Design pixel_sort_asc, start of the top module:
module pixel_sort_asc (
	 input clk, reset, soft_rst,
	 input enable, 
	 input      [15:0] Pixel_in1, Pixel_in2, Pixel_in3, Pixel_in4 , Pixel_in5 , Pixel_in6, Pixel_in7, Pixel_in8,
	 output reg [15:0] Pixel_out1, Pixel_out2, Pixel_out3, Pixel_out4 , Pixel_out5 , Pixel_out6, Pixel_out7, Pixel_out8,    output reg valid_out
);
Size in the first run: about 130 flip-flops, roughly 260 I/O pins.
clock: 32.8 ns
lec_check: 0
abc_area: 1
cap_margin: 20
cell_pad_in_sites_detail_placement: 1
core_aspect_ratio: 1.98
core_margin: 2
core_utilization: 71
cts_cluster_diameter: 175
gpl_routability_driven: 0
gpl_timing_driven: 1
max_routing_layer: met4
place_density_lb_addon: 0.28
setup_slack_margin: 5.0
slew_margin: 20
tns_end_percent: 70
run.sh (not shown) runs the stock make flow with config.mk's settings and CLKGATE_MAP_FILE=.
The first run failed in 3_5_place_dp.
Change:
- ABC_AREA: 1 -> unset
- CELL_PAD_IN_SITES_DETAIL_PLACEMENT: 1 -> unset
- CORE_ASPECT_RATIO: 1.98 -> unset
- CORE_UTILIZATION: 71 -> 58
- CTS_CLUSTER_DIAMETER: 175 -> unset
- GPL_ROUTABILITY_DRIVEN: 0 -> unset
- GPL_TIMING_DRIVEN: 1 -> unset
- MAX_ROUTING_LAYER: met4 -> unset
- PLACE_DENSITY_LB_ADDON: 0.28 -> unset
- TNS_END_PERCENT: 70 -> unset
- clock period: 32.8 -> 38.0 ns (I/O delays scaled with it)
Outcome: This time the run stopped in 5_1_grt with GRT-0232. Synthesized area grows by 4.7%. Die area went up by 27%. Synthesized cell count is lower by 9.3%.
Change:
- CORE_ASPECT_RATIO: unset -> 0.5
- CORE_UTILIZATION: 58 -> 38
- CTS_CLUSTER_DIAMETER: unset -> 310
- CTS_CLUSTER_SIZE: unset -> 32
- HOLD_SLACK_MARGIN: unset -> -0.09
- SETUP_SLACK_MARGIN: 5.0 -> -2.0
- TNS_END_PERCENT: unset -> 10
What happened:
- With this change the flow produced a layout that fails on setup timing
- die area rose by 52%
- synthesized area is unchanged
- synthesized cell count does not change

Starting RTL as in the previous note.
export LEC_CHECK = 0
export ABC_AREA = 1
export CAP_MARGIN = 20
export CELL_PAD_IN_SITES_DETAIL_PLACEMENT = 1
export CORE_ASPECT_RATIO = 1.98
export CORE_MARGIN = 2
export CORE_UTILIZATION = 56
export GPL_ROUTABILITY_DRIVEN = 0
export GPL_TIMING_DRIVEN = 1
export HOLD_SLACK_MARGIN = 0.13
export MAX_ROUTING_LAYER = met4
export PLACE_DENSITY_LB_ADDON = 0.28
export SETUP_SLACK_MARGIN = 5.0
export SLEW_MARGIN = 20
export TNS_END_PERCENT = 70
create_clock -name core_clock -period 32.8 [get_ports {clk}]
The baseline stopped in 3_5_place_dp with DPL-0033.
Edit:
ABC_AREA = not set   (was 1)
CELL_PAD_IN_SITES_DETAIL_PLACEMENT = not set   (was 1)
CORE_ASPECT_RATIO = not set   (was 1.98)
CORE_UTILIZATION = 58   (was 56)
GPL_ROUTABILITY_DRIVEN = not set   (was 0)
GPL_TIMING_DRIVEN = not set   (was 1)
HOLD_SLACK_MARGIN = not set   (was 0.13)
MAX_ROUTING_LAYER = not set   (was met4)
PLACE_DENSITY_LB_ADDON = not set   (was 0.28)
TNS_END_PERCENT = not set   (was 70)
clock period = 24.9 ns   (was 32.8 ns; I/O delays follow)
This time the run failed in 4_1_cts.
Synthesized area came out higher by 4.7%.
Synthesized cell count came out lower by 9.3%.
Die size came out higher by 0.87%.
Edit:
CORE_UTILIZATION = 40   (was 58)
SETUP_SLACK_MARGIN = 1.0   (was 5.0)
clock period = 36.5 ns   (was 24.9 ns; I/O delays follow)
=> The new run finished clean. Synthesized cell count does not change. Die size grows by 44%. Area after synthesis stays the same.

job 1637:
The RTL this note starts from:
==> flow/design.v <==
module pixel_sort_asc (
	 input clk, reset, soft_rst,
	 input enable, 
	 input      [15:0] Pixel_in1, Pixel_in2, Pixel_in3, Pixel_in4 , Pixel_in5 , Pixel_in6, Pixel_in7, Pixel_in8,
	 output reg [15:0] Pixel_out1, Pixel_out2, Pixel_out3, Pixel_out4 , Pixel_out5 , Pixel_out6, Pixel_out7, Pixel_out8,    output reg valid_out
);
integer i, j;
reg [15:0] array [1:8]; 
reg [15:0] temp;
reg [15:0] in1, in2, in3, in4, in5, in6, in7, in8;
always @(posedge clk)
 begin
 if (reset)
     begin
	  in1 <= 0;
	  in2 <= 0; 
	  in3 <= 0; 
	  in4 <=	0;
	  in5 <=	0; 
	  in6 <=	0; 
	  in7 <=	0; 
	  in8 <=	0; 
	  valid_out <= 0; 
		 Pixel_out1 <= 0;
		 Pixel_out2 <= 0;
		 Pixel_out3 <= 0;
		 Pixel_out4 <= 0;
		 Pixel_out5 <= 0;
		 Pixel_out6 <= 0;
		 Pixel_out7 <= 0;
		 Pixel_out8 <= 0; 
	  end 
	  else if(soft_rst)
		 begin 
	    in1 <=  0;
		 in2 <=  0; 
	    in3 <=  0; 
	    in4 <=	0;
	    in5 <=	0; 
	    in6 <=	0; 
	    in7 <=	0; 
	    in8 <=	0; 
	    valid_out <= 0; 
		 Pixel_out1 <= 0;
		 Pixel_out2 <= 0;
		 Pixel_out3 <= 0;
		 Pixel_out4 <= 0;
		 Pixel_out5 <= 0;
		 Pixel_out6 <= 0;
		 Pixel_out7 <= 0;
		 Pixel_out8 <= 0; 
       end
		 else  if(enable)
		 begin
       valid_out <= 1;
		in1<= Pixel_in1;
		in2<= Pixel_in2; 
		in3<= Pixel_in3; 
		in4<= Pixel_in4;  
		in5<=	Pixel_in5; 
		in6<=	Pixel_in6; 
		in7<=	Pixel_in7; 
		in8<=	Pixel_in8; 
		 Pixel_out1 <= array[8];
		 Pixel_out2 <= array[7];
		 Pixel_out3 <= array[6];
		 Pixel_out4 <= array[5];
		 Pixel_out5 <= array[4];
		 Pixel_out6 <= array[3];
		 Pixel_out7 <= array[2];
		 Pixel_out8 <= array[1];
	  	end
		 else begin
		 valid_out <= 0;
		 in1 <=  0;
		 in2 <=  0; 
	    in3 <=  0; 
	    in4 <=	0;
	    in5 <=	0; 
	    in6 <=	0; 
	    in7 <=	0; 
	    in8 <=	0; 
		 Pixel_out1 <= 0;
		 Pixel_out2 <= 0;
		 Pixel_out3 <= 0;
		 Pixel_out4 <= 0;
		 Pixel_out5 <= 0;
		 Pixel_out6 <= 0;
		 Pixel_out7 <= 0;
		 Pixel_out8 <= 0; 
       end	
 end 
 always @(*)
  begin
 if (reset)
     begin
		 array[1] =  0; 
		 array[2] =	 0;
		 array[3] =  0;
		 array[4] =  0;
		 array[5] =  0;
		 array[6] =  0;
		 array[7] =  0;
		 array[8] =  0;
	  end 
	  else if(soft_rst)
		 begin 
	    array[1] =  0; 
		 array[2] =	 0;
		 array[3] =  0;
		 array[4] =  0;
		 array[5] =  0;
		 array[6] =  0;
		 array[7] =  0;
		 array[8] =  0;
	     end
	else  begin
			 array[1] =  Pixel_in1; 
			 array[2] =	 Pixel_in2;
			 array[3] =  Pixel_in3;
			 array[4] =  Pixel_in4;
			 array[5] =  Pixel_in5;
			 array[6] =  Pixel_in6;
			 array[7] =  Pixel_in7;
			 array[8] =  Pixel_in8;
 for ( i= 8; i>0; i=i-1) begin
		for(j=1; j<i; j=j+1) begin 
		 if (array[j] < array[j + 1])
          begin
            temp = array[j];
            array[j] = array[j + 1];
            array[j + 1] = temp;
				end
		   end
		end
	end
 end 
endmodule 
clock: 20.6 ns
lec_check: 0
cap_margin: 20
core_margin: 2
core_utilization: 58
place_density: 0.65
setup_slack_margin: -1.88
slew_margin: 20
tns_end_percent: 25
Job 1637 did not finish; the tool stopped in 4_1_cts with error DPL-0033.
Here is what was changed in the inputs of job 9531 compared with job 1637.
Settings: TNS_END_PERCENT: 25 -> unset; SETUP_SLACK_MARGIN: -1.88 -> unset; CORE_UTILIZATION: 58 -> 66; PLACE_DENSITY: 0.65 -> unset; the clock period (ns, I/O delays scaled along): 20.6 -> 29.0.
--- outcome ---
FAIL for each of job 1637 and job 9531
Job 1637 terminated abnormally: 4_1_cts reported DPL-0033.
The log for job 9531 ends in 3_5_place_dp with error DPL-0038, so the run never completed.
In terms of fraction of synthesis flops using an asynchronous set or reset pin, job 9531 and job 1637 differ only marginally.
In the reports for job 1637 and job 9531, the larger placeable core region belongs to job 1637.
Diff job 1637..job 9531 | yosys-reported design area after synthesis | unchanged
Job 9531 vs job 1637 on vertical die dimension: job 9531 is the lower one.
Against job 1637, job 9531 reports a floorplan utilization that is higher.
Sort job 1637 and job 9531 by width of the die desc -> top: job 1637
Input changes introduced in job 8966 (baseline for comparison: job 9531):
Settings: setting SETUP_SLACK_MARGIN to -1.53 for the first time; changing CORE_UTILIZATION from 66 to 58; changing the clock period (ns, I/O delays scaled along) from 29.0 to 26.6.
--- outcome ---
Reported for job 8966 and job 9531, area after synthesis turned out identical to the last digit. As far as number of distinct standard cells referenced by the synthesized netlist goes, job 8966 and job 9531 are indistinguishable; the numbers are identical. Job 8966 got as far as 5_1_grt, where a tool error ended the run. Job 8966 against job 9531; die width is up by a few percent. Re number of placed I/O pins: no difference whatsoever between job 8966 and job 9531. As far as net count of the mapped netlist goes, job 9531 and job 8966 are indistinguishable; the numbers are identical. For routability congestion estimate from global placement, dividing the value from job 8966 by the value from job 9531 gives 0.941. Against job 9531, job 8966 comes in 13% higher on die area.
Setup changes, job 8966 to job 5578
Settings: TNS_END_PERCENT newly set to 5; SETUP_SLACK_MARGIN changed from -1.53 to 1.0; HOLD_SLACK_MARGIN newly set to -0.09; the clock period (ns, I/O delays scaled along) changed from 26.6 to 38.0.
## What came out
- Job 5578 has completed all stages; timing, DRC and antenna checks passed.
- What ended job 8966 was a tool error in 5_1_grt; the run never finished.
- Job 5578 against job 8966: setup fix buffers added after clock tree synthesis shows a reduction of 13, placed cell count shows a reduction of 1162, number of instances resized during post-cts repair shows a reduction of 23%, yosys-reported design area after synthesis shows no meaningful change.
